==> config.mk <==
export PLATFORM = sky130hd
export DESIGN_NAME = fifo
export DESIGN_NICKNAME = fifo
export VERILOG_FILES = /design/flow/design.v
export SDC_FILE = /design/flow/constraint.sdc
export NUM_CORES = 4
export LEC_CHECK = 0
export ABC_AREA = 1
export CAP_MARGIN = 20
export CORE_MARGIN = 2
export CORE_UTILIZATION = 70
export CTS_CLUSTER_DIAMETER = 378
export CTS_CLUSTER_SIZE = 25
export PLACE_DENSITY = 0.6
export SLEW_MARGIN = 20
==> constraint.sdc <==
create_clock -name core_clock -period 2.51 [get_ports {clk}]
set_input_delay 0.5020 -clock core_clock [delete_from_list [all_inputs] [get_ports {clk}]]
set_output_delay 0.5020 -clock core_clock [all_outputs]
set_load 0.01 [all_outputs]
==> design.v <==
module invert (input wire i, output wire o);
   assign o = !i;
endmodule
module and2 (input wire i0, i1, output wire o);
  assign o = i0 & i1;
endmodule
module or2 (input wire i0, i1, output wire o);
  assign o = i0 | i1;
endmodule
module xor2 (input wire i0, i1, output wire o);
  assign o = i0 ^ i1;
endmodule
module and3 (input wire i0, i1, i2, output wire o);
   wire t;
   and2 and2_0 (i0, i1, t);
   and2 and2_1 (i2, t, o);
endmodule
module or3 (input wire i0, i1, i2, output wire o);
   wire t;
   or2 or2_0 (i0, i1, t);
   or2 or2_1 (i2, t, o);
endmodule
module xor3 (input wire i0, i1, i2, output wire o);
   wire t;
   xor2 xor2_0 (i0, i1, t);
   xor2 xor2_1 (i2, t, o);
endmodule
module and5(input wire i0, i1, i2, i3, i4, output wire o);
  wire t1;
  and3 a1(i0,i1,i2,t1);
  and3 a2(i3,i4,t1,o);
endmodule
module or5(input wire i0, i1, i2, i3, i4, output wire o);
  wire t1;
  or3 o1(i0,i1,i2,t1);
  or3 o2(i3,i4,t1,o);
endmodule
module mux2 (input wire i0, i1, j, output wire o);
  assign o = (j==0)?i0:i1;
endmodule
module mux4 (input wire [0:3] i, input wire j1, j0, output wire o);
  wire  t0, t1;
  mux2 mux2_0 (i[0], i[1], j0, t0);
  mux2 mux2_1 (i[2], i[3], j0, t1);
  mux2 mux2_2 (t0, t1, j1, o);
endmodule
module mux8 (input wire [0:7] i, input wire j2, j1, j0, output wire o);
  wire  t0, t1;
  mux4 mux4_0 (i[0:3], j1, j0, t0);
  mux4 mux4_1 (i[4:7], j1, j0, t1);
  mux2 mux2_0 (t0, t1, j2, o);
endmodule
module mux16 (input wire [0:15] i, input wire j3, j2, j1, j0, output wire o);
  wire  t0, t1;
  mux8 mux8_0 (i[0:7], j2, j1, j0, t0);
  mux8 mux8_1 (i[8:15], j2, j1, j0, t1);
  mux2 mux2_0 (t0, t1, j3, o);
endmodule
module demux2 (input wire i, j, output wire o0, o1);
  assign o0 = (j==0)?i:1'b0;
  assign o1 = (j==1)?i:1'b0;
endmodule
module demux4 (input wire i, input wire j1, j0, output wire [0:3] o);
  wire  t0, t1;
  demux2 demux2_0 (i, j1, t0, t1);
  demux2 demux2_1 (t0, j0, o[0], o[1]);
  demux2 demux2_2 (t1, j0, o[2], o[3]);
endmodule
module demux8 (input wire i, j2, j1, j0, output wire [0:7] o);
  wire  t0, t1;
  demux2 demux2_0 (i, j2, t0, t1);
  demux4 demux4_0 (t0, j1, j0, o[0:3]);
  demux4 demux4_1 (t1, j1, j0, o[4:7]);
endmodule
module demux16 (input wire i, j3, j2, j1, j0, output wire [0:15] o);
  wire  t0, t1;
  demux2 demux2_0 (i, j3, t0, t1);
  demux8 demux4_0 (t0, j2, j1, j0, o[0:7]);
  demux8 demux4_1 (t1, j2, j1, j0, o[8:15]);
endmodule
module df (input wire clk, in, output wire out);
  reg df_out;
  always@(posedge clk) df_out <= in;
  assign out = df_out;
endmodule
module dfr (input wire clk, reset, in, output wire out);
  wire reset_, df_in;
  invert invert_0 (reset, reset_);
  and2 and2_0 (in, reset_, df_in);
  df df_0 (clk, df_in, out);
endmodule
module dfr16 (input wire clk,reset, input wire [15:0] in, output wire [15:0] out);
  dfr d0(clk,reset, in[0], out[0]);
  dfr d1(clk,reset, in[1], out[1]);
  dfr d2(clk,reset, in[2], out[2]);
  dfr d3(clk,reset, in[3], out[3]);
  dfr d4(clk,reset, in[4], out[4]);
  dfr d5(clk,reset, in[5], out[5]);
  dfr d6(clk,reset, in[6], out[6]);
  dfr d7(clk,reset, in[7], out[7]);
  dfr d8(clk,reset, in[8], out[8]);
  dfr d9(clk,reset, in[9], out[9]);
  dfr d10(clk,reset, in[10], out[10]);
  dfr d11(clk,reset, in[11], out[11]);
  dfr d12(clk,reset, in[12], out[12]);
  dfr d13(clk,reset, in[13], out[13]);
  dfr d14(clk,reset, in[14], out[14]);
  dfr d15(clk,reset, in[15], out[15]);
endmodule
module dfrl (input wire clk, reset, load, in, output wire out);
  wire _in;
  mux2 mux2_0(out, in, load, _in);
  dfr dfr_1(clk, reset, _in, out);
endmodule
module ha(input wire i0, i1, output wire sum, cout);
  xor2 _i0(i0, i1, sum);
  and2 _i1(i0, i1, cout);
endmodule
module fa (input wire i0, i1, cin, output wire sum, cout);
   wire t0, t1, t2;
   xor3 _i0 (i0, i1, cin, sum);
   and2 _i1 (i0, i1, t0);
   and2 _i2 (i1, cin, t1);
   and2 _i3 (cin, i0, t2);
   or3 _i4 (t0, t1, t2, cout);
endmodule
module addsub (input wire addsub, i0, i1, cin, output wire sumdiff, cout);
  wire t;
  fa _i0 (i0, t, cin, sumdiff, cout);
  xor2 _i1 (i1, addsub, t);
endmodule
module bin_counter(input wire clk, reset, in, output wire[3:0] out);
    wire[3:0] t0,t1;
    dfrl d0(clk,reset,in,t0[0],out[0]);
    dfrl d1(clk,reset,in,t0[1],out[1]);
    dfrl d2(clk,reset,in,t0[2],out[2]);
    dfrl d3(clk,reset,in,t0[3],out[3]);
    ha h0(out[0],in,t0[0],t1[0]);
    ha h1(out[1],t1[0],t0[1],t1[1]);
    ha h2(out[2],t1[1],t0[2],t1[2]);
    ha h3(out[3],t1[2],t0[3],t1[3]);
endmodule
module reg_file_slice (input wire clk, reset, wr, rd, input wire [3:0] rd_addr, wr_addr, input wire d_in, output wire d_out);
	wire [0:15] t1,t2;
	wire t3;
	demux16 dm1(wr, wr_addr[3], wr_addr[2], wr_addr[1], wr_addr[0], t1);
	dfrl d0 (clk,reset,t1[0] ,d_in,t2[0]);
	dfrl d1 (clk,reset,t1[1] ,d_in,t2[1]);
	dfrl d2 (clk,reset,t1[2] ,d_in,t2[2]);
	dfrl d3 (clk,reset,t1[3] ,d_in,t2[3]);
	dfrl d4 (clk,reset,t1[4] ,d_in,t2[4]);
	dfrl d5 (clk,reset,t1[5] ,d_in,t2[5]);
	dfrl d6 (clk,reset,t1[6] ,d_in,t2[6]);
	dfrl d7 (clk,reset,t1[7] ,d_in,t2[7]);
	dfrl d8 (clk,reset,t1[8] ,d_in,t2[8]);
	dfrl d9 (clk,reset,t1[9] ,d_in,t2[9]);
	dfrl d10(clk,reset,t1[10],d_in,t2[10]);
	dfrl d11(clk,reset,t1[11],d_in,t2[11]);
	dfrl d12(clk,reset,t1[12],d_in,t2[12]);
	dfrl d13(clk,reset,t1[13],d_in,t2[13]);
	dfrl d14(clk,reset,t1[14],d_in,t2[14]);
    dfrl d15(clk,reset,t1[15],d_in,t2[15]);
	mux16 m1(t2, rd_addr[3], rd_addr[2], rd_addr[1], rd_addr[0], t3);
	and2 a1(t3, rd, d_out);
endmodule
module full_empty(input wire[3:0] front,rear, output wire full, empty);
	wire [3:0] t,out;
	wire t1,t2;
	addsub as1(1, front[0], rear[0], 1, out[0], t[0]);
	addsub as2(1, front[1], rear[1], t[0], out[1], t[1]);
	addsub as3(1, front[2], rear[2], t[1], out[2], t[2]);
	addsub as4(1, front[3], rear[3], t[2], out[3], t[3]);
	invert i1(t[3],t1);
	and5 a1(out[0],out[1],out[2],out[3],1'b1,full);
	or5 o1(out[0],out[1],out[2],out[3],t1,t2);
	invert i2(t2,empty);
endmodule
module memory(input wire clk, reset, wr, rd, input wire[3:0] wr_addr, rd_addr, input wire[15:0] d_in, output wire[15:0] d_out);
	reg_file_slice r0 (clk,reset,wr,rd,rd_addr,wr_addr,d_in[0], d_out[0]);
	reg_file_slice r1 (clk,reset,wr,rd,rd_addr,wr_addr,d_in[1], d_out[1]);
	reg_file_slice r2 (clk,reset,wr,rd,rd_addr,wr_addr,d_in[2], d_out[2]);
	reg_file_slice r3 (clk,reset,wr,rd,rd_addr,wr_addr,d_in[3], d_out[3]);
	reg_file_slice r4 (clk,reset,wr,rd,rd_addr,wr_addr,d_in[4], d_out[4]);
	reg_file_slice r5 (clk,reset,wr,rd,rd_addr,wr_addr,d_in[5], d_out[5]);
	reg_file_slice r6 (clk,reset,wr,rd,rd_addr,wr_addr,d_in[6], d_out[6]);
	reg_file_slice r7 (clk,reset,wr,rd,rd_addr,wr_addr,d_in[7], d_out[7]);
	reg_file_slice r8 (clk,reset,wr,rd,rd_addr,wr_addr,d_in[8], d_out[8]);
	reg_file_slice r9 (clk,reset,wr,rd,rd_addr,wr_addr,d_in[9], d_out[9]);
	reg_file_slice r10(clk,reset,wr,rd,rd_addr,wr_addr,d_in[10],d_out[10]);
	reg_file_slice r11(clk,reset,wr,rd,rd_addr,wr_addr,d_in[11],d_out[11]);
	reg_file_slice r12(clk,reset,wr,rd,rd_addr,wr_addr,d_in[12],d_out[12]);
	reg_file_slice r13(clk,reset,wr,rd,rd_addr,wr_addr,d_in[13],d_out[13]);
	reg_file_slice r14(clk,reset,wr,rd,rd_addr,wr_addr,d_in[14],d_out[14]);
	reg_file_slice r15(clk,reset,wr,rd,rd_addr,wr_addr,d_in[15],d_out[15]);
endmodule
module fifo(input wire clk,reset,wr,rd, input wire[15:0] d_in, output wire full,empty, output wire[15:0] d_out);
	wire[3:0] front,rear;
	wire[15:0] t;
	wire front_inc,rear_inc,full_,empty_;
	full_empty f0(front,rear,full,empty);
	invert i0(full,full_);
	invert i1(empty,empty_);
	and2 a1(wr,full_,front_inc);
	bin_counter bc0(clk,reset,front_inc,front);
	and2 a2(rd,empty_,rear_inc);
	bin_counter bc1(clk,reset,rear_inc,rear);
	memory m0(clk, reset, front_inc, rear_inc, front, rear, d_in, t);
	dfr16 d0(clk, reset, t, d_out);
endmodule
==> run.sh <==
#!/bin/bash
# the make line also repeats each setting of config.mk as NAME=value (left out here)
make -C /OpenROAD-flow-scripts/flow DESIGN_CONFIG=/design/flow/config.mk WORK_HOME=/design/flow/orfs CLKGATE_MAP_FILE= finish
==> changes_impl.md, run 1 <==
### Metrics

- Mapped Nets: 2,148
- OpenROAD warnings: 33
- Fraction of registers with async set/reset: 0
- Max Freq: just over 300 MHz
- R2R Setup Slk: -720 ps
- Final period util: 1.29
- Critical Path End: m0.r2.d7.dfr_1.df_0.df_out
- Simple Share, Synth: 0.373
- Synth Flop Type: dfxtp_1
- Clock sinks: 280
- Util after Layout: 0.863
- Distinct cells, synth: 21
- Sequential cell power: 4.73 mW
- Netlist Area Pre-Place: 14,000 um^2
- Final wirelength: 45.5 mm
- Port Buffers: 37
- Reg power frac: 0.431
- Clk pwr share: 0.238
- Hold-fix buffers, CTS: 0
- Main area contributors: dfxtp_1, nand3_1, nand2_1, a21oi_1, nor2_1
- CP Cell Sequence: inv_8 > ha_4 > inv_2 > fa_2 > fa_2 > inv_2 > fa_1 > nor2_2 > nand2_2 > buf_6 > buf_6 > nand4_1 > nor2_4 > buf_12 > buf_12 > buf_16 > nand3_2 > nand2_1 > nor2_1
- Commonest cells in the synthesized netlist: nand2_1, nand3_1, a21oi_1
- Min-delay src: m0.r9.d8.dfr_1.df_0.df_out
- AO/OA Area Share: 0.118
- Sw power: 4.13 mW
- DR vias/cell: 6.36
- Registers, synthesis: roughly 280
- Ant. Diodes: 0
- Area added between synthesis and finish: 20.5%
- Fin. max-slew vios: 0
- Cells in synth_stat.txt: 2,118
- Final setup margin: -723 ps
- CTS root buf: clkbuf_16
- Internal power: between 6 and 7 mW
- Min cycle time layout: 3230 ps
- Number of antenna violations at the first check in global routing: 0
- Worst EP arrival: 3670 ps
- Syn Inst Count: ~2,100
- Vias in the first global route: 14,079
- RSZ-0062 raised after global routing: yes
- Sequential fraction of the synthesis area: 0.401
- DR WL/cell: 19.5 um
- Hold depth: 2
- Post-route DRC: 0
- Final Net Count: 2,095
- Core Region: about 20,000 um^2
- Finish-stage setup viols: 282
- Die Span Y: 145 um
- Hold Path Class: reg2reg
- Half-perimeter wire length after placement: 21.3 mm
- Post-synth top area share: 0.401
- Dpl ws: -530 ps
- Xor/xnor share: 0
- Switching Fraction: 0.377
- CP startpoint: bc0.d0.dfr_1.df_0.df_out
- CTS tree: built
- Main logic family: simple AND/OR/NAND/NOR gates
- Critical R2R Launch: bc0.d0.dfr_1.df_0.df_out
- Avg Inst Size Synth: 6.60 um^2
- Leakage power: 6.46 nW
- Largest area contributor in the synthesized netlist: dfxtp_1
- Total gr overflow: 0
- DR vias: around 15,000
- Global-route wire length before repair: 70.0 mm
- Initial Util: 0.716
- Filler Cell Count: 1,126
- Cell with the most instances after synthesis: nand2_1
- DR iter-0 viols: 2,132
- H-tree depth: 1
- WS Path Type: reg2reg
- Status: failed layout checks
- Slew margin rel.: 0.280
- Comb pwr: 3.63 mW
- Worst R2R End: m0.r2.d7.dfr_1.df_0.df_out
- Clk_skew: 30.5 ps
- CP bufs+invs: 8
- P_clk: 2.62 mW
- GPL Wtd Cong: slightly below 0.8
- Tot GR Track Use: 0.403
- CP delay by family, top: adder cells
- DRT Pass-1 Iters: 7
- Final hold violations: 0
- Worst Tran Pin Value: 1080 ps
- Clock transition at path regs: 100 ps
- Syn. warnings: 6
- Worst Path Max Fanout: 12
- Number of buffers created by CTS: 15
- Io pins: 38
- Chip area line of the yosys report: 14,000 um^2
- Rows: between 50 and 60
- Levels on crit path: 19
- Die area: ~21,000 um^2
- Adder Share, Synth: 0.0106
- WP data required: 2950 ps
- Die Wd: 145 um
- Worst setup SP type: register
- Late-Pin Clk Latency: ~510 ps
- Post-synth EDFFs: 0
- Largest net degree at the start of global routing: 173
- Crit-path slowest cell: fa_1
- Top pwr grp: registers
- DRT antenna net count: 0
- R2R depth: 19
- Max cap viols: 0
- Endpoint type of the worst setup path: register
- Maximum clock insertion buffer count: 3
- Hold endpoint: m0.r9.d8.dfr_1.df_0.df_out
- Pwr dens: 651 nW/um^2
- VDD IR max: 1.09 mV
- Violated Checks: negative setup slack
- Comb power frac: 0.331
- Mux area share: 0
- Tot Pwr: about 11 mW
- Critical Path Max Stage Delay: 450 ps
[stage by stage]
stage	area (um^2)	instances	TNS, ps	hold slack [ps]
floorplan	15100	2118	-140740	446
global placement	15300	2267	-88230	452
detailed placement	15300	2267	-108580	460
global route	16900	2330	-190260	500
finish	16900	2330	-155680	482
CTS	16700	2327	-146620	483
[area by class of cell]
cell class | count | area [um^2] | share of cell area
Clock buffer | 16 | 379 | 0.0225
Tap cell | 265 | 332 | 0.0197
Sequential cell | 280 | 5620 | 0.333
Clock inverter | 1 | 20.0 | 0.00119
Multi-Input combinational cell | 1573 | 8200 | 0.487
Inverter | 50 | 201 | 0.0120
Timing Repair Buffer | 145 | 2110 | 0.125
[repair_timing]
| action | CTS | global route |
|---|---|---|
| buffers inserted | 25 | 3 |
| gates resized | 72 | 25 |
| setup endpoints to repair | 281 | 282 |
| gates cloned | 19 | 2 |
| pin swaps | 41 | 21 |
[layer usage]
metal	part of all wire	wire (um)	track usage
met1	0.36	16500	0.503
met2	0.46	20800	0.664
met3	0.12	5570	0.0686
met4	0.057	2570	0.225
met5	0	0	0
==> run 2: changes to the inputs <==
Settings changed: CAP_MARGIN 20 to 25, CELL_PAD_IN_SITES_DETAIL_PLACEMENT from default to 0, CORE_ASPECT_RATIO from default to 1.82, CORE_MARGIN 2 to 4, CORE_UTILIZATION 70 to 40, CTS_CLUSTER_DIAMETER 378 to default, CTS_CLUSTER_SIZE 25 to 44, GPL_TIMING_DRIVEN from default to 1, MAX_ROUTING_LAYER from default to met5, MIN_ROUTING_LAYER from default to met2, SETUP_SLACK_MARGIN from default to -0.12, SLEW_MARGIN 20 to 35, TNS_END_PERCENT from default to 60.
Clock period 2.51 ns to 5.0 ns, I/O delays scaled along.
==> changes_impl.md, run 2 <==
### Metrics

- Reg power frac: 0.390
- Io pins: 38
- AO/OA Area Share: 0.118
- Number of buffers created by CTS: 28
- Worst Tran Pin Value: 966 ps
- Min-delay src: m0.r2.d15.dfr_1.df_0.df_out
- WS Path Type: reg2out
- WP data required: 4000 ps
- Mapped Nets: ~2,100
- Worst Path Max Fanout: 46
- Mux area share: 0
- DR vias: 18,325
- Final wirelength: a little over 40 mm
- Endpoint type of the worst setup path: output pin
- Cells in synth_stat.txt: 2,118
- Critical R2R Launch: bc0.d0.dfr_1.df_0.df_out
- Number of antenna violations at the first check in global routing: 0
- DRT Pass-1 Iters: 6
- Switching Fraction: 0.347
- Max Freq: around 210 MHz
- Adder Share, Synth: 0.0106
- Worst EP arrival: between 3000 and 4000 ps
- Late-Pin Clk Latency: 570 ps
- Die Span Y: 260 um
- Xor/xnor share: 0
- CP bufs+invs: 5
- CP Cell Sequence: inv_6 > ha_1 > inv_1 > fa_1 > fa_1 > inv_1 > fa_1 > nor2_1 > nand2_2 > inv_1 > clkdlybuf4s50_1
- Tot GR Track Use: 0.309
- Leakage power: approximately 5.8 nW
- Hold endpoint: m0.r2.d15.dfr_1.df_0.df_out
- Post-route DRC: 0
- OpenROAD warnings: 31
- Min cycle time layout: 4800 ps
- RSZ-0062 raised after global routing: no
- Sw power: 2.14 mW
- Top pwr grp: registers
- Core Region: around 35,000 um^2
- Fraction of registers with async set/reset: 0
- CP delay by family, top: adder cells
- Finish-stage setup viols: 0
- Syn Inst Count: 2,118
- Status: finished clean
- Cell with the most instances after synthesis: nand2_1
- Registers, synthesis: 280
- Final Hold Slack: between 400 and 500 ps
- Fin. max-slew vios: 0
- Die Wd: 147 um
- Initial Util: 0.405
- CTS tree: built
- Ant. Diodes: 0
- GPL Wtd Cong: 0.703
- Netlist Area Pre-Place: 14,000 um^2
- Sequential fraction of the synthesis area: 0.401
- Filler Cell Count: 3,628
- Largest area contributor in the synthesized netlist: dfxtp_1
- Synth Flop Type: dfxtp_1
- DR WL/cell: about 17 um
- Hold Path Class: reg2reg
- Post-cts resize count: 0
- Worst setup SP type: register
- Maximum clock insertion buffer count: 3
- Clk pwr share: 0.367
- Post-synth top area share: 0.401
- Main area contributors: dfxtp_1, nand3_1, nand2_1, a21oi_1, nor2_1
- Vias in the first global route: roughly 18,000
- R2R Setup Slk: 880 ps
- Comb power frac: 0.243
- CP startpoint: bc0.d0.dfr_1.df_0.df_out
- Final hold violations: 0
- Total gr overflow: 0
- Slew margin rel.: 0.356
- CTS root buf: clkbuf_16
- Max cap viols: 0
- Hold-fix buffers, CTS: 0
- TNS Setup: 0 ps
- Distinct cells, synth: 21
- P_clk: about 2.3 mW
- Final Net Count: 2,025
- Crit-path slowest cell: clkdlybuf4s50_1
- DR iter-0 viols: 3,124
- Sequential cell power: 2.41 mW
- DR vias/cell: ~7.5
- Hold depth: 2
- Comb pwr: 1.50 mW
- Half-perimeter wire length after placement: 19.6 mm
- Clock transition at path regs: 70 ps
- Critical Path Max Stage Delay: 530 ps
- Die area: 38,100 um^2
- Port Buffers: 37
- Main logic family: simple AND/OR/NAND/NOR gates
- Final period util: 0.960
- H-tree depth: 1
- R2R depth: 15
- Clock sinks: 280
- Global-route wire length before repair: 65.0 mm
- Simple Share, Synth: 0.373
- Levels on crit path: 11
- Syn. warnings: 6
- Avg Inst Size Synth: between 6 and 7 um^2
- DRT antenna net count: 0
- Commonest cells in the synthesized netlist: nand2_1, nand3_1, a21oi_1
- Critical Path End: full
- Clk_skew: 13.0 ps
- Largest net degree at the start of global routing: 226
- Worst R2R End: m0.r0.d4.dfr_1.df_0.df_out
- VDD IR max: around 0.37 mV
- Area added between synthesis and finish: 7.16%
- Chip area line of the yosys report: 14,000 um^2
- Setup Buffers After CTS: 0
- Internal power: just over 4 mW
- Post-synth EDFFs: 0
- Rows: 92
- Pwr dens: between 400 and 500 nW/um^2
-- run 2: layer usage --
layer / global-route usage / wire [um] / up-vias
li1: - / - / 6623
met1: - / 0 / 6629
met2: 0.383 / 20500 / 4543
met3: 0.406 / 15800 / 522
met4: 0.0594 / 4220 / 8
met5: 0.0724 / 182 / -
-- run 2: per-stage QoR --
stage	std cells	power [mW]	utilization	area, um^2	setup slack, ps
2_1_floorplan	2118	3.48	-	14000	1310
3_3_place_gp	2387	3.87	0.404	14000	866
3_5_place_dp	2387	3.89	0.405	14000	815
4_1_cts	2437	6.10	0.433	14900	218
5_1_grt	2438	6.43	0.434	15000	98.5
6_report	2438	6.17	0.434	15000	198
-- run 2: final cells by class --
| type | instances | area [um^2] | share of cell area |
|---|---|---|---|
| clock buffers | 46 | 931 | 0.0621 |
| repair buffers | 62 | 639 | 0.0427 |
| flip-flops and latches | 280 | 5620 | 0.375 |
| multi-input cells | 1573 | 7020 | 0.469 |
| well taps | 423 | 529 | 0.0353 |
| clock inverters | 4 | 45.0 | 0.00301 |
| inverters | 50 | 199 | 0.0133 |
==> run 3: changes to the inputs <==
Settings changed: ABC_AREA 1 to default, CAP_MARGIN 25 to 20, CELL_PAD_IN_SITES_DETAIL_PLACEMENT 0 to default, CORE_ASPECT_RATIO 1.82 to 0.85, CORE_MARGIN 4 to 2, CORE_UTILIZATION 40 to 28, CTS_CLUSTER_DIAMETER from default to 75, CTS_CLUSTER_SIZE 44 to 87, GPL_ROUTABILITY_DRIVEN from default to 0, GPL_TIMING_DRIVEN 1 to 0, MIN_ROUTING_LAYER met2 to default, PLACE_DENSITY 0.6 to default, PLACE_DENSITY_LB_ADDON from default to 0.27, SETUP_SLACK_MARGIN -0.12 to 0.64, SLEW_MARGIN 35 to 20, TNS_END_PERCENT 60 to 85.
Clock period 5.0 ns to 3.96 ns, I/O delays scaled along.
==> changes_impl.md, run 3 <==
### Metrics

- Fin. max-slew vios: 0
- Syn. warnings: 6
- Post-Layout Cell Count: about 2,200
- DR WL/cell: 22.7 um
- Io pins: 38
- Tot GR Track Use: 0.192
- CTS root buf: clkbuf_16
- Distinct cells, synth: 35
- Max Freq: roughly 260 MHz
- Post-route DRC: 0
- Placed insts: 1,996
- Number of antenna violations at the first check in global routing: 3
- Mapped Nets: 1,429
- Die Span Y: between 150 and 200 um
- CP Cell Sequence: buf_12 > buf_12 > buf_12 > inv_4 > fa_2 > fa_2 > inv_2 > fa_1 > nand4bb_1 > buf_6 > inv_6 > buf_12 > buf_6
- R2R Setup Slk: 340 ps
- Worst EP arrival: 3040 ps
- Worst R2R End: bc0.d3.dfr_1.df_0.df_out
- Comb power frac: 0.193
- Post-synth EDFFs: 0
- Max cap viols: 0
- Slew margin rel.: 0.312
- Pwr dens: 347 nW/um^2
- Largest area contributor in the synthesized netlist: dfxtp_1
- DR iter-0 viols: 1,034
- Main logic family: simple AND/OR/NAND/NOR gates
- CP delay by family, top: adder cells
- Final wirelength: around 49 mm
- Global-route wire length before repair: about 65 mm
- Clock transition at path regs: roughly 90 ps
- Adder Share, Synth: 0.0121
- Commonest cells in the synthesized netlist: nand2_1, dfxtp_1, a21oi_1
- AO/OA Area Share: 0.118
- Number of buffers created by CTS: 18
- Hold Path Class: reg2reg
- CP startpoint: bc1.d1.dfr_1.df_0.df_out
- Die area: 45,400 um^2
- Crit-path slowest cell: fa_1
- Sequential cell power: 2.89 mW
- WP data required: 3170 ps
- Mux area share: 0.144
- DR vias: roughly 11,000
- Final Hold Slack: 458 ps
- Final period util: 0.967
- R2R depth: 21
- Final Net Count: roughly 1,600
- Hold depth: 2
- Hold-fix buffers, CTS: 0
- Initial Util: 0.284
- Fraction of registers with async set/reset: 0
- Worst Path Max Fanout: 2
- Clk pwr share: 0.342
- Status: finished clean
- Syn Inst Count: between 1,000 and 1,500
- Netlist Area Pre-Place: 12,200 um^2
- Sw power: slightly below 2 mW
- H-tree depth: 1
- Late-Pin Clk Latency: 550 ps
- Cell mode on critical path: buf_12
- Post-synth top area share: 0.458
- Hold endpoint: m0.r9.d15.dfr_1.df_0.df_out
- VDD IR max: 0.262 mV
- Leakage power: ~6.1 nW
- Vias in the first global route: 9,866
- Simple Share, Synth: 0.198
- Chip area line of the yosys report: between 10,000 and 15,000 um^2
- Internal power: 4.29 mW
- Critical Path End: full
- Finish-stage setup viols: 0
- WS Path Type: reg2out
- Synth Flop Type: dfxtp_1
- Total gr overflow: 0
- Critical Path Max Stage Delay: 410 ps
- Min cycle time layout: 3830 ps
- DR vias/cell: 5.20
- Util after Layout: 0.416
- Cells in synth_stat.txt: approximately 1,400
- Min-delay src: m0.r9.d15.dfr_1.df_0.df_out
- Critical R2R Launch: bc1.d1.dfr_1.df_0.df_out
- Final Instance Area: 17,900 um^2
- DRT antenna net count: 0
- Clk_skew: approximately 42 ps
- Port Buffers: 21
- Area added between synthesis and finish: 46.5%
- Largest net degree at the start of global routing: 31
- Avg Inst Size Synth: slightly below 9 um^2
- Clock sinks: 280
- RSZ-0062 raised after global routing: yes
- Comb pwr: 1.20 mW
- Main area contributors: dfxtp_1, nand2_1, mux4_2, a21oi_1, mux2i_1
- Worst setup SP type: register
- Xor/xnor share: 0.00143
- P_clk: 2.12 mW
- Final hold violations: 0
- Registers, synthesis: around 280
- Sequential fraction of the synthesis area: 0.458
- Maximum clock insertion buffer count: 3
- OpenROAD warnings: 29
- Top pwr grp: registers
- Switching Fraction: 0.309
- Levels on crit path: 13
- Reg power frac: 0.465
- DRT Pass-1 Iters: 5
- Endpoint type of the worst setup path: output pin
- Rows: approximately 70
- Half-perimeter wire length after placement: 29.6 mm
- CTS tree: built
- Placed cell area: 13,300 um^2
- Core Region: roughly 43,000 um^2
- Cell with the most instances after synthesis: nand2_1
- Die Wd: approximately 230 um
- CP bufs+invs: 9
- Worst Tran Pin Value: 1030 ps
[run 3: routing by layer]
layer / vias up / share of wire / GRT usage
li1: 5043 / - / -
met5: - / 0 / 0
met2: 501 / 0.46 / 0.303
met3: 110 / 0.081 / 0.0234
met4: 0 / 0.032 / 0.0401
met1: 5569 / 0.43 / 0.282
[run 3: timing repair]
item / in CTS / in global routing
pin swaps: 14 / 180
gates cloned: 0 / 28
gates resized: 110 / 596
setup buffers: 17 / 84
endpoints found under the setup margin: 282 / 192
[run 3: metrics by stage]
stage | worst slack, ps | power, mW | setup TNS (ps)
3_5_place_dp | -601 | 3.88 | -33280
6_report | 131 | 6.21 | 0
4_1_cts | 118 | 6.03 | 0
3_3_place_gp | -568 | 3.87 | -27270
5_1_grt | 42.2 | 6.40 | 0
2_1_floorplan | 628 | 3.53 | 0
[run 3: area by class of cell]
type | count | area [um^2]
Clock buffer | 21 | 483
Sequential cell | 280 | 5610
Fill cell | 4129 | 25200
Timing Repair Buffer | 150 | 1840
Multi-Input combinational cell | 966 | 7680
Tap cell | 576 | 721
Clock inverter | 11 | 141
Inverter | 9 | 48.8
Buffer | 144 | 1390
Antenna cell | 2 | 5.00
==> run 4: changes to the inputs <==
Settings changed: CORE_ASPECT_RATIO 0.85 to default, CORE_UTILIZATION 28 to 68, CTS_CLUSTER_DIAMETER 75 to default, CTS_CLUSTER_SIZE 87 to default, GPL_ROUTABILITY_DRIVEN 0 to default, GPL_TIMING_DRIVEN 0 to default, MAX_ROUTING_LAYER met5 to default, PLACE_DENSITY from default to 0.6, PLACE_DENSITY_LB_ADDON 0.27 to default, SETUP_SLACK_MARGIN 0.64 to default, TNS_END_PERCENT 85 to default.
Clock period 3.96 ns to 3.46 ns, I/O delays scaled along.
==> changes_impl.md, run 4 <==
### Metrics

- Clk pwr share: 0.426
- Endpoint type of the worst setup path: output pin
- Pwr dens: 549 nW/um^2
- Levels on crit path: 10
- Reg power frac: 0.447
- Post-synth EDFFs: 0
- Simple Share, Synth: 0.198
- Clock sinks: 280
- CTS root buf: clkbuf_16
- DRT antenna net count: 0
- Crit-path slowest cell: fa_1
- Post-synth top area share: 0.458
- Mux area share: 0.144
- Die Span Y: 138 um
- Sequential fraction of the synthesis area: 0.458
- GPL Wtd Cong: between 0.7 and 0.8
- Hold depth: 2
- Sequential cell power: between 3 and 4 mW
- R2R depth: 16
- Largest net degree at the start of global routing: 107
- CP delay by family, top: adder cells
- Synth Flop Type: dfxtp_1
- Final hold violations: 0
- Commonest cells in the synthesized netlist: nand2_1, dfxtp_1, a21oi_1
- Placed insts: 1,562
- Cells in synth_stat.txt: roughly 1,400
- Largest area contributor in the synthesized netlist: dfxtp_1
- Late-Pin Clk Latency: 540 ps
- H-tree depth: 1
- Registers, synthesis: 280
- Die area: 19,100 um^2
- Xor/xnor share: 0.00143
- Post-Layout Cell Count: 1,614
- Critical Path End: full
- Core Region: 17,800 um^2
- Placed cell area: 12,400 um^2
- DR vias/cell: 6.06
- DRT Pass-1 Iters: 5
- OpenROAD warnings: 31
- WP data required: 2770 ps
- Hold endpoint: m0.r3.d15.dfr_1.df_0.df_out
- R2R Setup Slk: 220 ps
- Worst R2R End: bc0.d2.dfr_1.df_0.df_out
- Area added between synthesis and finish: 9.79%
- Syn. warnings: 6
- DR iter-0 viols: 845
- Ant. Diodes: 0
- Main area contributors: dfxtp_1, nand2_1, mux4_2, a21oi_1, mux2i_1
- Comb pwr: 0.932 mW
- WS Path Type: reg2out
- CTS tree: built
- Port Buffers: 37
- Half-perimeter wire length after placement: around 18 mm
- Max Freq: 294 MHz
- CP Cell Sequence: inv_1 > ha_1 > inv_1 > fa_2 > fa_2 > inv_2 > fa_1 > nand4bb_4 > inv_2 > clkdlybuf4s15_2
- DR vias: 9,773
- Hold Path Class: reg2reg
- Critical R2R Launch: bc0.d0.dfr_1.df_0.df_out
- Min-delay src: m0.r3.d15.dfr_1.df_0.df_out
- Register area: 5610 um^2
- Chip area line of the yosys report: 12,200 um^2
- Sw power: approximately 1.8 mW
- Vias in the first global route: 9,540
- Combinational Area: 5820 um^2
- Mapped Nets: 1,429
- Comb power frac: 0.126
- AO/OA Area Share: 0.118
- Worst Tran Pin Value: 1010 ps
- Total gr overflow: 0
- Status: finished clean
- Hold-fix buffers, CTS: 0
- Min cycle time layout: 3400 ps
- Initial Util: 0.688
- Number of buffers created by CTS: 29
- Maximum clock insertion buffer count: 3
- Critical Path Max Stage Delay: between 300 and 400 ps
- Internal power: 5.54 mW
- Adder Share, Synth: 0.0121
- VDD IR max: between 0.5 and 0.6 mV
- P_clk: 3.14 mW
- Netlist Area Pre-Place: about 12,000 um^2
- Final period util: 0.982
- Global-route wire length before repair: approximately 51 mm
- Main logic family: simple AND/OR/NAND/NOR gates
- Top pwr grp: registers
- Worst EP arrival: 2710 ps
- CP bufs+invs: 5
- Avg Inst Size Synth: 8.74 um^2
- Fraction of registers with async set/reset: 0
- Filler Cell Count: ~1,300
- Distinct cells, synth: 35
- Syn Inst Count: about 1,400
- Clock transition at path regs: 60 ps
- Rows: a little under 50
- Finish-stage setup viols: 0
- Cell with the most instances after synthesis: nand2_1
- Leakage power: 4.45 nW
- Final Net Count: 1,395
- Clk_skew: 18.6 ps
- DR WL/cell: 19.9 um
- Final wirelength: approximately 32 mm
- Switching Fraction: 0.249
- RSZ-0062 raised after global routing: yes
- Slew margin rel.: 0.329
- Max cap viols: 0
- Final Instance Area: approximately 13,000 um^2
- Post-route DRC: 0
- Die Wd: between 100 and 150 um
- Worst setup SP type: register
- Number of antenna violations at the first check in global routing: 0
- Io pins: 38
- Fin. max-slew vios: 0
- Tot GR Track Use: 0.332
- CP startpoint: bc0.d0.dfr_1.df_0.df_out
- Worst Path Max Fanout: 2
## run 4: through the flow
step	hold slack, ps	worst slack (ps)	power [mW]	util	TNS, ps
finish	450	61.1	7.37	0.755	0
global route	465	-57.5	7.58	0.755	-71.1
CTS	452	15.4	7.35	0.754	0
detailed placement	444	170	4.25	0.699	0
global placement	439	245	4.24	0.699	0
floorplan	433	23.3	4.03	-	0
## run 4: final cells by class
cell class                 count  share of cell area
inverter                       9             0.00252
sequential                   280               0.418
clock buffer                  41              0.0649
timing repair buffer          79              0.0524
multi-input combinational    966               0.433
tap                          229              0.0213
clock inverter                10             0.00773
## run 4: what timing repair did
action,in CTS,in global routing
gates resized,6,3
pin swaps,2,0
setup endpoints to repair,2,4
buffers inserted,1,0
## run 4: metal layers
layer	wire length [um]	part of all wire	global-route usage	vias up
met2	15600	0.48	0.560	378
met5	0	0	0	-
met4	762	0.024	0.0934	0
met1	13400	0.42	0.460	4715
met3	2390	0.074	0.0371	69
li1	-	-	-	4611
==> run 5: changes to the inputs <==
Settings changed: CAP_MARGIN 20 to 15, CORE_UTILIZATION 68 to 69, CTS_CLUSTER_SIZE from default to 32, PLACE_DENSITY 0.6 to default, SETUP_SLACK_MARGIN from default to -0.27.
Clock period 3.46 ns to 2.73 ns, I/O delays scaled along.
==> changes_impl.md, run 5 <==
### Metrics

- Chip area line of the yosys report: 12,200 um^2
- Clk_skew: 5.54 ps
- Status: failed layout checks
- Sequential fraction of the synthesis area: 0.458
- Min cycle time layout: 3200 ps
- Syn Inst Count: between 1,000 and 1,500
- Reg power frac: 0.433
- Hold endpoint: m0.r8.d7.dfr_1.df_0.df_out
- CTS root buf: clkbuf_16
- Switching Fraction: 0.251
- CP startpoint: bc0.d0.dfr_1.df_0.df_out
- P_clk: approximately 4.1 mW
- CTS tree: built
- Crit-path slowest cell: fa_1
- Final Net Count: 1,420
- Endpoint type of the worst setup path: output pin
- Critical R2R Launch: bc0.d0.dfr_1.df_0.df_out
- GPL Wtd Cong: 0.781
- Half-perimeter wire length after placement: just under 20 mm
- Top pwr grp: registers
- Post-route DRC: 0
- Mux area share: 0.144
- DR vias: 10,130
- Netlist Area Pre-Place: between 10,000 and 15,000 um^2
- Clock sinks: 280
- Fin. max-slew vios: 0
- Met3 Track Usage GR: 0.0556
- Ant. Diodes: 0
- DRT antenna net count: 0
- Die area: around 19,000 um^2
- Clock transition at path regs: 60 ps
- Grt peak-use layer: met2
- Sw power: 2.42 mW
- Placed cell area: 13,100 um^2
- CP delay by family, top: adder cells
- DR iter-0 viols: about 980
- Cells in synth_stat.txt: 1,399
- Final hold violations: 0
- Comb power frac: 0.147
- Max cap viols: 0
- Total gr overflow: 0
- Levels on crit path: 10
- Final Hold Slack: 390 ps
- Fraction of registers with async set/reset: 0
- Adder Share, Synth: 0.0121
- R2R Setup Slk: -440 ps
- Core Region: 17,300 um^2
- Hold-fix buffers, CTS: 0
- Maximum clock insertion buffer count: 3
- Post-synth top area share: 0.458
- Final period util: 1.17
- Sequential cell power: 4.18 mW
- DRT Pass-1 Iters: 5
- Simple Share, Synth: 0.198
- Io pins: 38
- Vias in the first global route: 9,998
- Post-synth EDFFs: 0
- Syn. warnings: 6
- GRT met2 Usage: 0.600
- Slew margin rel.: 0.326
- Commonest cells in the synthesized netlist: nand2_1, dfxtp_1, a21oi_1
- OpenROAD warnings: 33
- Violated Checks: negative setup slack
- Die Wd: roughly 140 um
- Min-delay src: reset
- Main logic family: simple AND/OR/NAND/NOR gates
- Comb pwr: 1.42 mW
- Filler Cell Count: 1,049
- Main area contributors: dfxtp_1, nand2_1, mux4_2, a21oi_1, mux2i_1
- Synth Flop Type: dfxtp_1
- Late-Pin Clk Latency: 530 ps
- Final Instance Area: 14,400 um^2
- Finish-stage setup viols: 281
- Register area: 5620 um^2
- DR vias/cell: a little over 6
- Die Span Y: 137 um
- Xor/xnor share: 0.00143
- Global-route wire length before repair: 52.0 mm
- Dpl ws: -535 ps
- WS Path Type: reg2out
- Largest area contributor in the synthesized netlist: dfxtp_1
- Hold depth: 2
- Leakage power: approximately 4.8 nW
- Critical Path Max Stage Delay: 430 ps
- Final setup margin: -471 ps
- Hold Path Class: in2reg
- DR WL/cell: 20.4 um
- Number of buffers created by CTS: 28
- CP bufs+invs: 5
- Worst Tran Pin Value: 1010 ps
- Registers, synthesis: 280
- H-tree depth: 1
- Avg Inst Size Synth: 8.74 um^2
- Rows: 48
- Mapped Nets: 1,429
- Grt met1 use: 0.471
- Util after Layout: 0.832
- Worst Path Max Fanout: 2
- R2R depth: 18
- RSZ-0062 raised after global routing: yes
- WP data required: roughly 2200 ps
- AO/OA Area Share: 0.118
- Tot GR Track Use: 0.358
- Worst R2R End: bc0.d3.dfr_1.df_0.df_out
- Distinct cells, synth: 35
- Worst EP arrival: 2650 ps
- Cell mode on critical path: inv_2
- Final wirelength: ~33 mm
- Area added between synthesis and finish: 17.6%
- Initial Util: 0.707
- Clk pwr share: 0.420
- Port Buffers: 37
- VDD IR max: 0.751 mV
- Worst setup SP type: register
- Internal power: 7.23 mW
- Largest net degree at the start of global routing: 167
- Number of antenna violations at the first check in global routing: 0
- Max Freq: approximately 310 MHz
- Pwr dens: 671 nW/um^2
- Combinational Area: approximately 6000 um^2
- Tot Pwr: slightly below 10 mW
- Cell with the most instances after synthesis: nand2_1
- Critical Path End: full
- CP Cell Sequence: inv_2 > ha_4 > inv_2 > fa_2 > fa_2 > inv_2 > fa_1 > nand4bb_4 > inv_2 > buf_6
-- run 5: cell type report --
class | instances | share of cell area
well taps | 225 | 0.0196
flip-flops and latches | 280 | 0.390
repair buffers | 105 | 0.0929
inverters | 9 | 0.00252
clock inverters | 13 | 0.0115
clock buffers | 38 | 0.0570
multi-input cells | 966 | 0.426
-- run 5: what timing repair did --
item / in CTS / in global routing
pin swaps: 7 / 13
setup endpoints to repair: 7 / 259
buffers inserted: 3 / 3
gates cloned: 1 / 1
gates resized: 18 / 34
-- run 5: metal layers --
metal  share of wire  routed length [um]  up-vias
li1                -                   -     4670
met1            0.39               13200     4932
met2            0.50               16600      448
met3           0.081                2710       80
met4           0.027                 896        0
met5               0                   0        -
-- run 5: through the flow --
stage | std cells | TNS [ps]
after floorplan | 1399 | -70680
after global placement | 1587 | -39360
after detailed placement | 1587 | -60540
after CTS | 1642 | -57750
after global routing | 1636 | -82490
final | 1636 | -57550
==> run 6: changes to the inputs <==
Settings changed: CAP_MARGIN 15 to 20, CORE_ASPECT_RATIO from default to 1.74, CORE_UTILIZATION 69 to 51, CTS_CLUSTER_SIZE 32 to default, MAX_ROUTING_LAYER from default to met4, MIN_ROUTING_LAYER from default to met1, PLACE_DENSITY_LB_ADDON from default to 0.28, SETUP_SLACK_MARGIN -0.27 to default.
Clock period 2.73 ns to 4.52 ns, I/O delays scaled along.
==> changes_impl.md, run 6 <==
### Metrics

- Status: finished clean
- Largest net degree at the start of global routing: 156
- DR WL/cell: 20.0 um
- Clock transition at path regs: 70 ps
- CP bufs+invs: 5
- Max Freq: 235 MHz
- Levels on crit path: 10
- Reg power frac: 0.482
- Internal power: 3.89 mW
- Main area contributors: dfxtp_1, nand2_1, mux4_2, a21oi_1, mux2i_1
- Worst R2R End: m0.r2.d0.dfr_1.df_0.df_out
- Post-route DRC: 0
- Io pins: 38
- DR iter-0 viols: ~930
- Global-route wire length before repair: 51.5 mm
- GPL Wtd Cong: 0.848
- Xor/xnor share: 0.00143
- Number of buffers created by CTS: 25
- Area added between synthesis and finish: 6.63%
- Crit-path slowest cell: clkdlybuf4s50_1
- Netlist Area Pre-Place: 12,200 um^2
- CTS root buf: clkbuf_16
- Ant. Diodes: 0
- WP data required: approximately 3600 ps
- R2R Setup Slk: 910 ps
- Hold endpoint: m0.r4.d13.dfr_1.df_0.df_out
- DR vias: 9,516
- Top pwr grp: registers
- Slew margin rel.: 0.309
- Cell with the most instances after synthesis: nand2_1
- DRT Pass-1 Iters: 5
- Final hold violations: 0
- Syn Inst Count: 1,399
- Maximum clock insertion buffer count: 3
- Critical R2R Launch: bc0.d0.dfr_1.df_0.df_out
- Syn. warnings: 6
- CP startpoint: bc0.d0.dfr_1.df_0.df_out
- Final Instance Area: 13,000 um^2
- Finish-stage setup viols: 0
- Adder Share, Synth: 0.0121
- Rows: 74
- AO/OA Area Share: 0.118
- Sequential fraction of the synthesis area: 0.458
- Mapped Nets: 1,429
- Hold-fix buffers, CTS: 0
- Placed cell area: 12,300 um^2
- Switching Fraction: 0.258
- Worst Tran Pin Value: 1030 ps
- Number of antenna violations at the first check in global routing: 0
- Cells in synth_stat.txt: 1,399
- Largest area contributor in the synthesized netlist: dfxtp_1
- Tot GR Track Use: 0.271
- R2R depth: 12
- Initial Util: 0.520
- Simple Share, Synth: 0.198
- Post-cts resize count: 0
- Combinational Area: just under 6000 um^2
- Min cycle time layout: 4260 ps
- Hold depth: 2
- Synth Flop Type: dfxtp_1
- Post-synth EDFFs: 0
- Clk_skew: 9.19 ps
- Chip area line of the yosys report: 12,200 um^2
- Mux area share: 0.144
- Dpl ws: 807 ps
- TNS Setup: 0 ps
- Worst EP arrival: 3360 ps
- Hold Path Class: reg2reg
- Critical Path End: full
- P_clk: 2.04 mW
- Distinct cells, synth: 35
- H-tree depth: 1
- Final period util: 0.943
- Comb pwr: ~0.68 mW
- Final setup margin: ~260 ps
- Clock sinks: around 280
- Fin. max-slew vios: 0
- Core Region: 23,500 um^2
- Main logic family: simple AND/OR/NAND/NOR gates
- Sw power: around 1.4 mW
- Avg Inst Size Synth: 8.74 um^2
- CP Cell Sequence: inv_1 > ha_1 > inv_1 > fa_1 > fa_1 > inv_1 > fa_1 > nand4bb_1 > inv_2 > clkdlybuf4s50_1
- CTS tree: built
- Total gr overflow: 0
- Pwr dens: 402 nW/um^2
- Half-perimeter wire length after placement: 19.3 mm
- Worst Path Max Fanout: 15
- Sequential cell power: 2.53 mW
- Comb power frac: 0.129
- Filler Cell Count: 2,194
- CP delay by family, top: adder cells
- Final wirelength: 33.0 mm
- Die Span Y: 208 um
- Register area: 5610 um^2
- WS Path Type: reg2out
- Min-delay src: m0.r4.d13.dfr_1.df_0.df_out
- Port Buffers: 37
- Vias in the first global route: 9,484
- Late-Pin Clk Latency: roughly 530 ps
- Commonest cells in the synthesized netlist: nand2_1, dfxtp_1, a21oi_1
- Critical Path Max Stage Delay: between 500 and 600 ps
- Registers, synthesis: between 200 and 300
- Final Net Count: 1,360
- Final Hold Slack: 452 ps
- DR vias/cell: 5.77
- Die area: 25,300 um^2
- Post-synth top area share: 0.458
- RSZ-0062 raised after global routing: no
- Setup Buffers After CTS: 0
- Die Wd: 121 um
- OpenROAD warnings: 30
- VDD IR max: 0.231 mV
- Fraction of registers with async set/reset: 0
- Max cap viols: 0
- Worst setup SP type: register
- Endpoint type of the worst setup path: output pin
- Leakage power: around 4.2 nW
- Clk pwr share: 0.389
- DRT antenna net count: 0
## run 6: layer usage
layer,GRT usage,part of all wire,wire (um)
met3,0.0337,0.059,1940
met4,0.125,0.045,1470
met2,0.461,0.52,17100
met5,-,0,0
met1,0.315,0.38,12600
## run 6: stage by stage
stage               power (mW)   util  std cells
floorplan                 3.08      -       1399
global placement          3.25  0.523       1607
detailed placement        3.26  0.523       1607
CTS                       5.27  0.555       1649
global route              5.41  0.555       1649
finish                    5.24  0.555       1649
## run 6: layout make-up
type / count / area share
repair buffers: 48 / 0.0360
flip-flops and latches: 280 / 0.430
multi-input cells: 966 / 0.444
inverters: 9 / 0.00259
clock buffers: 35 / 0.0531
well taps: 304 / 0.0292
clock inverters: 7 / 0.00489
==> run 7: changes to the inputs <==
Settings changed: ABC_AREA from default to 1, CORE_ASPECT_RATIO 1.74 to default, CORE_UTILIZATION 51 to 66, MAX_ROUTING_LAYER met4 to default, MIN_ROUTING_LAYER met1 to default, PLACE_DENSITY from default to 0.37, PLACE_DENSITY_LB_ADDON 0.28 to default.
Clock period 4.52 ns to 2.21 ns, I/O delays scaled along.
==> changes_impl.md, run 7 <==
### Metrics

- Final period util: 1.47
- Leakage power: between 6 and 7 nW
- Filler Cell Count: 1,309
- Netlist Area Pre-Place: approximately 14,000 um^2
- Critical R2R Launch: bc0.d0.dfr_1.df_0.df_out
- Cell mode on critical path: buf_6
- Final wirelength: 47.3 mm
- Global-route wire length before repair: 67.8 mm
- Switching Fraction: 0.356
- Final Net Count: approximately 2,100
- Pwr dens: roughly 800 nW/um^2
- Final hold violations: 0
- Status: failed layout checks
- CTS root buf: clkbuf_16
- Post-Layout Cell Count: 2,384
- R2R depth: 19
- Tot GR Track Use: 0.373
- Reg power frac: 0.371
- Finish-stage setup viols: 282
- CP delay by family, top: adder cells
- Fin. max-slew vios: 0
- Main logic family: simple AND/OR/NAND/NOR gates
- Half-perimeter wire length after placement: between 20 and 25 mm
- Worst R2R End: m0.r2.d14.dfr_1.df_0.df_out
- Syn. warnings: 6
- RSZ-0062 raised after global routing: yes
- DR vias: 14,848
- Adder Share, Synth: 0.0106
- Hold endpoint: m0.r10.d15.dfr_1.df_0.df_out
- CP Cell Sequence: inv_8 > ha_4 > inv_2 > fa_2 > fa_2 > inv_2 > fa_1 > nor2_2 > nand2_2 > buf_6 > buf_6 > nand4_1 > nor2_4 > buf_12 > buf_6 > clkbuf_16 > nand3_1 > nand2_1 > nor2_1
- Placed insts: 2,283
- Post-route DRC: 0
- Fraction of registers with async set/reset: 0
- CP bufs+invs: 8
- Ant. Diodes: 0
- Min-delay src: m0.r10.d15.dfr_1.df_0.df_out
- Max cap viols: 0
- Largest area contributor in the synthesized netlist: dfxtp_1
- WP data required: 2690 ps
- DRT antenna net count: 0
- Hold Path Class: reg2reg
- Io pins: 38
- CP startpoint: bc0.d0.dfr_1.df_0.df_out
- Post-synth top area share: 0.401
- Chip area line of the yosys report: approximately 14,000 um^2
- Die Wd: 150 um
- Sequential fraction of the synthesis area: 0.401
- CTS tree: built
- Commonest cells in the synthesized netlist: nand2_1, nand3_1, a21oi_1
- Critical Path End: m0.r2.d14.dfr_1.df_0.df_out
- Worst Tran Pin Value: 1170 ps
- Hold depth: 2
- DRT Pass-1 Iters: 7
- Violated Checks: negative setup slack
- Comb pwr: 4.30 mW
- Main area contributors: dfxtp_1, nand3_1, nand2_1, a21oi_1, nor2_1
- H-tree depth: 1
- Syn Inst Count: approximately 2,100
- Sw power: approximately 5.2 mW
- Min cycle time layout: 3260 ps
- Number of antenna violations at the first check in global routing: 0
- Slew margin rel.: 0.221
- DR vias/cell: 6.23
- Register area: 5620 um^2
- Rows: 53
- Critical Path Max Stage Delay: 440 ps
- Synth Flop Type: dfxtp_1
- Clk_skew: 7.60 ps
- Levels on crit path: 19
- VDD IR max: 1.48 mV
- Dpl ws: -965 ps
- Combinational Area: 8390 um^2
- Endpoint type of the worst setup path: register
- Vias in the first global route: 13,462
- Largest net degree at the start of global routing: 87
- Core Region: between 20,000 and 25,000 um^2
- Port Buffers: 37
- Maximum clock insertion buffer count: 3
- Clock sinks: ~280
- Mapped Nets: 2,148
- Sequential cell power: 5.38 mW
- Mux area share: 0
- Registers, synthesis: 280
- Internal power: between 9 and 10 mW
- GPL Wtd Cong: 0.812
- Post-synth EDFFs: 0
- Simple Share, Synth: 0.373
- DR iter-0 viols: 1,807
- Max Freq: between 300 and 400 MHz
- Die Span Y: around 150 um
- Worst Path Max Fanout: 8
- P_clk: slightly below 5 mW
- Number of buffers created by CTS: 30
- Total gr overflow: 0
- Clock transition at path regs: about 60 ps
- R2R Setup Slk: -1050 ps
- Crit-path slowest cell: fa_1
- DR WL/cell: 19.8 um
- Worst setup SP type: register
- Late-Pin Clk Latency: 560 ps
- Avg Inst Size Synth: around 6.6 um^2
- Final setup margin: -1050 ps
- Initial Util: 0.669
- Tot Pwr: 14.5 mW
- Xor/xnor share: 0
- Top pwr grp: registers
- Cell with the most instances after synthesis: nand2_1
- Util after Layout: 0.847
- OpenROAD warnings: 31
- Distinct cells, synth: 21
- Die area: 22,400 um^2
- Comb power frac: 0.296
- AO/OA Area Share: 0.118
- WS Path Type: reg2reg
- Area added between synthesis and finish: 26.6%
- Cells in synth_stat.txt: 2,118
- Clk pwr share: 0.334
- Worst EP arrival: 3740 ps
run 7: cell type report:
cell class,count,area share
Sequential cell,280,0.317
Clock inverter,6,0.00191
Tap cell,275,0.0194
Clock buffer,46,0.0510
Inverter,50,0.0115
Multi-Input combinational cell,1574,0.474
Timing Repair Buffer,153,0.125
run 7: per-stage QoR:
step	hold WS (ps)	TNS, ps	cell area, um^2
after floorplan	446	-225220	15100
after CTS	474	-231820	16800
final	472	-236920	17700
after global routing	489	-263280	17700
after detailed placement	462	-194750	15400
after global placement	453	-172060	15400
run 7: what timing repair did:
action / 4_1_cts / 5_1_grt
hold buffers: 0 / 0
gates resized: 45 / 94
buffers inserted: 18 / 14
gates cloned: 9 / 17
hold endpoints to repair: 0 / 0
pin swaps: 29 / 62
endpoints found under the setup margin: 282 / 282
run 7: layer usage:
metal | wire length, um | part of all wire | global-route usage | up-vias
li1 | - | - | - | 6855
met1 | 18000 | 0.38 | 0.482 | 6945
met2 | 22200 | 0.47 | 0.639 | 857
met3 | 4880 | 0.10 | 0.0503 | 191
met4 | 2190 | 0.046 | 0.130 | 0
met5 | 0 | 0 | 0 | -
==> run 8: changes to the inputs <==
Settings changed: ABC_AREA 1 to default, CORE_UTILIZATION 66 to 59, CTS_CLUSTER_SIZE from default to 36, PLACE_DENSITY 0.37 to 0.6, SETUP_SLACK_MARGIN from default to 1.2.
Clock period 2.21 ns to 4.14 ns, I/O delays scaled along.
==> changes_impl.md, run 8 <==
### Metrics

- Status: finished clean
- Post-synth top area share: 0.458
- CP bufs+invs: 5
- Worst R2R End: bc0.d2.dfr_1.df_0.df_out
- Post-synth EDFFs: 0
- Adder Share, Synth: 0.0121
- Met3 Track Usage GR: 0.0494
- Mux area share: 0.144
- Area added between synthesis and finish: 28.1%
- Vias in the first global route: 9,804
- GPL Wtd Cong: around 0.80
- Clk pwr share: 0.426
- Min-delay src: m0.r12.d2.dfr_1.df_0.df_out
- Mapped Nets: 1,429
- DRT antenna net count: 0
- Final hold violations: 0
- Chip area line of the yosys report: 12,200 um^2
- WS Path Type: reg2out
- Fraction of registers with async set/reset: 0
- Sequential fraction of the synthesis area: 0.458
- Cells in synth_stat.txt: between 1,000 and 1,500
- CP delay by family, top: adder cells
- Comb pwr: 0.920 mW
- Grt met1 use: 0.481
- Hold-fix buffers, CTS: 0
- H-tree depth: 1
- CP startpoint: bc0.d0.dfr_1.df_0.df_out
- Sequential cell power: 2.76 mW
- CP Cell Sequence: inv_4 > ha_4 > inv_2 > fa_2 > fa_2 > inv_2 > fa_1 > nand4bb_4 > inv_4 > buf_6
- Final setup margin: approximately 660 ps
- Switching Fraction: 0.258
- CTS tree: built
- OpenROAD warnings: 33
- Total gr overflow: 0
- Placed cell area: between 10,000 and 15,000 um^2
- Netlist Area Pre-Place: 12,200 um^2
- Port Buffers: 37
- Clock sinks: 280
- Worst Path Max Fanout: 2
- Top pwr grp: registers
- Hold endpoint: m0.r12.d2.dfr_1.df_0.df_out
- Min cycle time layout: about 3500 ps
- Max Freq: 288 MHz
- Final Net Count: 1,440
- Critical Path Max Stage Delay: 400 ps
- DR WL/cell: 23.2 um
- Internal power: 4.77 mW
- Worst setup SP type: register
- RSZ-0062 raised after global routing: yes
- Largest area contributor in the synthesized netlist: dfxtp_1
- VDD IR max: between 0.3 and 0.4 mV
- Half-perimeter wire length after placement: 18.6 mm
- Ant. Diodes: 0
- Registers, synthesis: 280
- Grt peak-use layer: met2
- P_clk: 2.74 mW
- Hold Path Class: reg2reg
- Leakage power: 4.90 nW
- Final Instance Area: 15,700 um^2
- Reg power frac: 0.431
- Main area contributors: dfxtp_1, nand2_1, mux4_2, a21oi_1, mux2i_1
- R2R depth: 19
- Largest net degree at the start of global routing: between 150 and 200
- Xor/xnor share: 0.00143
- Critical Path End: full
- Comb power frac: 0.143
- Levels on crit path: 10
- DR iter-0 viols: 1,141
- Syn Inst Count: 1,399
- Worst EP arrival: around 2700 ps
- Io pins: 38
- Fin. max-slew vios: 0
- Late-Pin Clk Latency: 550 ps
- R2R Setup Slk: 710 ps
- DR vias/cell: about 6.2
- Hold depth: 2
- CTS root buf: clkbuf_16
- TNS Setup: 0 ps
- Avg Inst Size Synth: 8.74 um^2
- Max cap viols: 0
- Maximum clock insertion buffer count: 3
- DRT Pass-1 Iters: 7
- Dpl ws: 587 ps
- Distinct cells, synth: 35
- Global-route wire length before repair: 57.4 mm
- WP data required: between 3000 and 4000 ps
- Rows: 52
- Crit-path slowest cell: fa_1
- Syn. warnings: 6
- Main logic family: simple AND/OR/NAND/NOR gates
- Number of antenna violations at the first check in global routing: 0
- Number of buffers created by CTS: 29
- Cell with the most instances after synthesis: nand2_1
- Final wirelength: 39.4 mm
- Clk_skew: 13.3 ps
- Pwr dens: 410 nW/um^2
- GRT met2 Usage: 0.549
- Simple Share, Synth: 0.198
- Final period util: 0.840
- Critical R2R Launch: bc0.d0.dfr_1.df_0.df_out
- Slew margin rel.: 0.123
- Finish-stage setup viols: 0
- Die Span Y: between 100 and 150 um
- DR vias: ~10,000
- Endpoint type of the worst setup path: output pin
- Die Wd: 148 um
- Clock transition at path regs: 70 ps
- Initial Util: 0.603
- AO/OA Area Share: 0.118
- Synth Flop Type: dfxtp_1
- Worst Tran Pin Value: ~1300 ps
- Sw power: 1.65 mW
- Die area: between 20,000 and 25,000 um^2
- Core Region: 20,300 um^2
- Commonest cells in the synthesized netlist: nand2_1, dfxtp_1, a21oi_1
- Post-route DRC: 0
- Tot GR Track Use: 0.343
run 8: cell type report:
cell class              count  area (um^2)
flip-flops and latches    280         5620
multi-input cells         977         7210
inverters                   9         41.3
clock buffers              41          841
repair buffers            113         1460
clock inverters            11          158
well taps                 270          338
fillers                  1368         4630
run 8: what timing repair did:
item,in CTS,in global routing
pin swaps,89,133
resized,84,278
cloned,14,5
endpoints found under the hold margin,0,0
setup endpoints to repair,281,280
setup buffers,40,9
run 8: metal layers:
metal	up-vias	wire length [um]	share of wire
met2	529	18500	0.47
li1	4744	-	-
met1	5079	15700	0.40
met3	131	3540	0.090
met5	-	0	0
met4	0	1700	0.043
run 8: through the flow:
stage | utilization | std cells | power (mW) | hold WS (ps)
after floorplan | - | 1399 | 3.41 | 433
after CTS | 0.718 | 1687 | 6.37 | 452
after global placement | 0.616 | 1581 | 3.57 | 438
after detailed placement | 0.616 | 1581 | 3.57 | 443
after global routing | 0.772 | 1701 | 6.59 | 467
final | 0.772 | 1701 | 6.42 | 451
==> run 9: changes to the inputs <==
Settings changed: CORE_UTILIZATION 59 to 63, CTS_CLUSTER_SIZE 36 to default, PLACE_DENSITY 0.6 to default, SETUP_SLACK_MARGIN 1.2 to default.
Clock period 4.14 ns to 3.42 ns, I/O delays scaled along.
==> changes_impl.md, run 9 <==
### Metrics

- Total gr overflow: 0
- CP startpoint: bc0.d0.dfr_1.df_0.df_out
- Met1 WL: 13.7 mm
- Simple Share, Synth: 0.198
- VDD IR max: 0.451 mV
- Reg power frac: 0.454
- RSZ-0062 raised after global routing: yes
- Maximum clock insertion buffer count: 3
- DR vias: 9,605
- Largest area contributor in the synthesized netlist: dfxtp_1
- Leakage power: between 4 and 5 nW
- Max cap viols: 0
- Worst R2R End: bc0.d2.dfr_1.df_0.df_out
- Core Region: 18,900 um^2
- Pwr dens: 547 nW/um^2
- Placed insts: 1,594
- DR WL/cell: 19.7 um
- Hold endpoint: m0.r8.d9.dfr_1.df_0.df_out
- Post-synth EDFFs: 0
- Half-perimeter wire length after placement: about 18 mm
- Comb pwr: 0.940 mW
- R2R Setup Slk: 200 ps
- Final hold violations: 0
- Levels on crit path: 10
- Fraction of registers with async set/reset: 0
- Post-route DRC: 0
- Commonest cells in the synthesized netlist: nand2_1, dfxtp_1, a21oi_1
- AO/OA Area Share: 0.118
- Slew margin rel.: 0.326
- Clk pwr share: 0.418
- Max Freq: around 300 MHz
- CTS tree: built
- Mapped Nets: 1,429
- Clock sinks: 280
- Synth Flop Type: dfxtp_1
- OpenROAD warnings: 31
- Hold depth: 2
- Critical Path End: full
- Port Buffers: 37
- Chip area line of the yosys report: 12,200 um^2
- Die Span Y: 143 um
- TNS Setup: 0 ps
- Largest net degree at the start of global routing: 171
- WS Path Type: reg2out
- GPL Wtd Cong: roughly 0.8
- Adder Share, Synth: 0.0121
- Combinational Area: between 5000 and 6000 um^2
- Hold Path Class: reg2reg
- Registers, synthesis: 280
- Min-delay src: m0.r8.d9.dfr_1.df_0.df_out
- Clock transition at path regs: 60 ps
- Vias in the first global route: 9,006
- Cell with the most instances after synthesis: nand2_1
- Min cycle time layout: 3320 ps
- Area added between synthesis and finish: 9.76%
- Worst Path Max Fanout: 2
- Final period util: 0.972
- Ant. Diodes: 0
- Worst EP arrival: 2640 ps
- Comb power frac: 0.128
- Xor/xnor share: 0.00143
- Filler Cell Count: 1,513
- WP data required: 2740 ps
- Main logic family: simple AND/OR/NAND/NOR gates
- DR vias/cell: 5.84
- Avg Inst Size Synth: slightly below 9 um^2
- Sequential cell power: 3.34 mW
- Final wirelength: approximately 32 mm
- Met2 wire len: 15.4 mm
- Number of antenna violations at the first check in global routing: 0
- Initial Util: 0.648
- Crit-path slowest cell: fa_1
- Sequential fraction of the synthesis area: 0.458
- Post-synth top area share: 0.458
- Met3 WL post-DR: 2.61 mm
- Fin. max-slew vios: 0
- Mux area share: 0.144
- Final Net Count: roughly 1,400
- Worst setup SP type: register
- Critical R2R Launch: bc0.d0.dfr_1.df_0.df_out
- Hold-fix buffers, CTS: 0
- Syn. warnings: 6
- DRT antenna net count: 0
- Global-route wire length before repair: 50.0 mm
- Number of buffers created by CTS: 29
- Die Wd: 143 um
- Sw power: 1.88 mW
- Rows: 50
- CTS root buf: clkbuf_16
- Late-Pin Clk Latency: 560 ps
- Cells in synth_stat.txt: roughly 1,400
- Tot GR Track Use: 0.317
- Switching Fraction: 0.256
- Top pwr grp: registers
- Die area: 20,600 um^2
- Status: finished clean
- Finish-stage setup viols: 0
- Main area contributors: dfxtp_1, nand2_1, mux4_2, a21oi_1, mux2i_1
- Endpoint type of the worst setup path: output pin
- DRT Pass-1 Iters: 5
- Internal power: 5.47 mW
- Critical Path Max Stage Delay: approximately 400 ps
- Top routing layer in use: met4
- CP bufs+invs: 5
- Worst Tran Pin Value: 1010 ps
- Netlist Area Pre-Place: 12,200 um^2
- Post-Layout Cell Count: 1,645
- R2R depth: 16
- Distinct cells, synth: 35
- Tot Pwr: ~7.4 mW
- DR iter-0 viols: 850
- H-tree depth: 1
- CP Cell Sequence: inv_1 > ha_1 > inv_1 > fa_2 > fa_2 > inv_2 > fa_1 > nand4bb_4 > inv_2 > buf_6
- Io pins: 38
- Syn Inst Count: 1,399
- P_clk: 3.07 mW
- CP delay by family, top: adder cells
- Clk_skew: 13.2 ps
- Register area: 5610 um^2
- Util after Layout: 0.711
[run 9: repair_timing]
item,4_1_cts,5_1_grt
endpoints found under the setup margin,2,58
resized,8,7
pin swaps,2,3
buffers inserted,2,0
[run 9: stage by stage]
step / instance area, um^2 / setup slack (ps) / hold slack (ps)
2_1_floorplan: 12300 / 16.5 / 433
3_3_place_gp: 12500 / 211 / 438
3_5_place_dp: 12500 / 113 / 444
4_1_cts: 13400 / 14.1 / 451
5_1_grt: 13400 / -17.4 / 470
6_report: 13400 / 95.3 / 450
[run 9: layer usage]
layer	vias to the layer above	GRT usage
li1	4613	-
met1	4570	0.444
met2	369	0.535
met3	53	0.0353
met4	0	0.0743
met5	-	0
[run 9: area by class of cell]
| cell class | count | share of cell area |
|---|---|---|
| Tap cell | 260 | 0.0242 |
| Sequential cell | 280 | 0.418 |
| Timing Repair Buffer | 80 | 0.0535 |
| Inverter | 9 | 0.00252 |
| Clock inverter | 7 | 0.00503 |
| Multi-Input combinational cell | 966 | 0.433 |
| Clock buffer | 43 | 0.0632 |
Power and IR drop assume default switching activity.
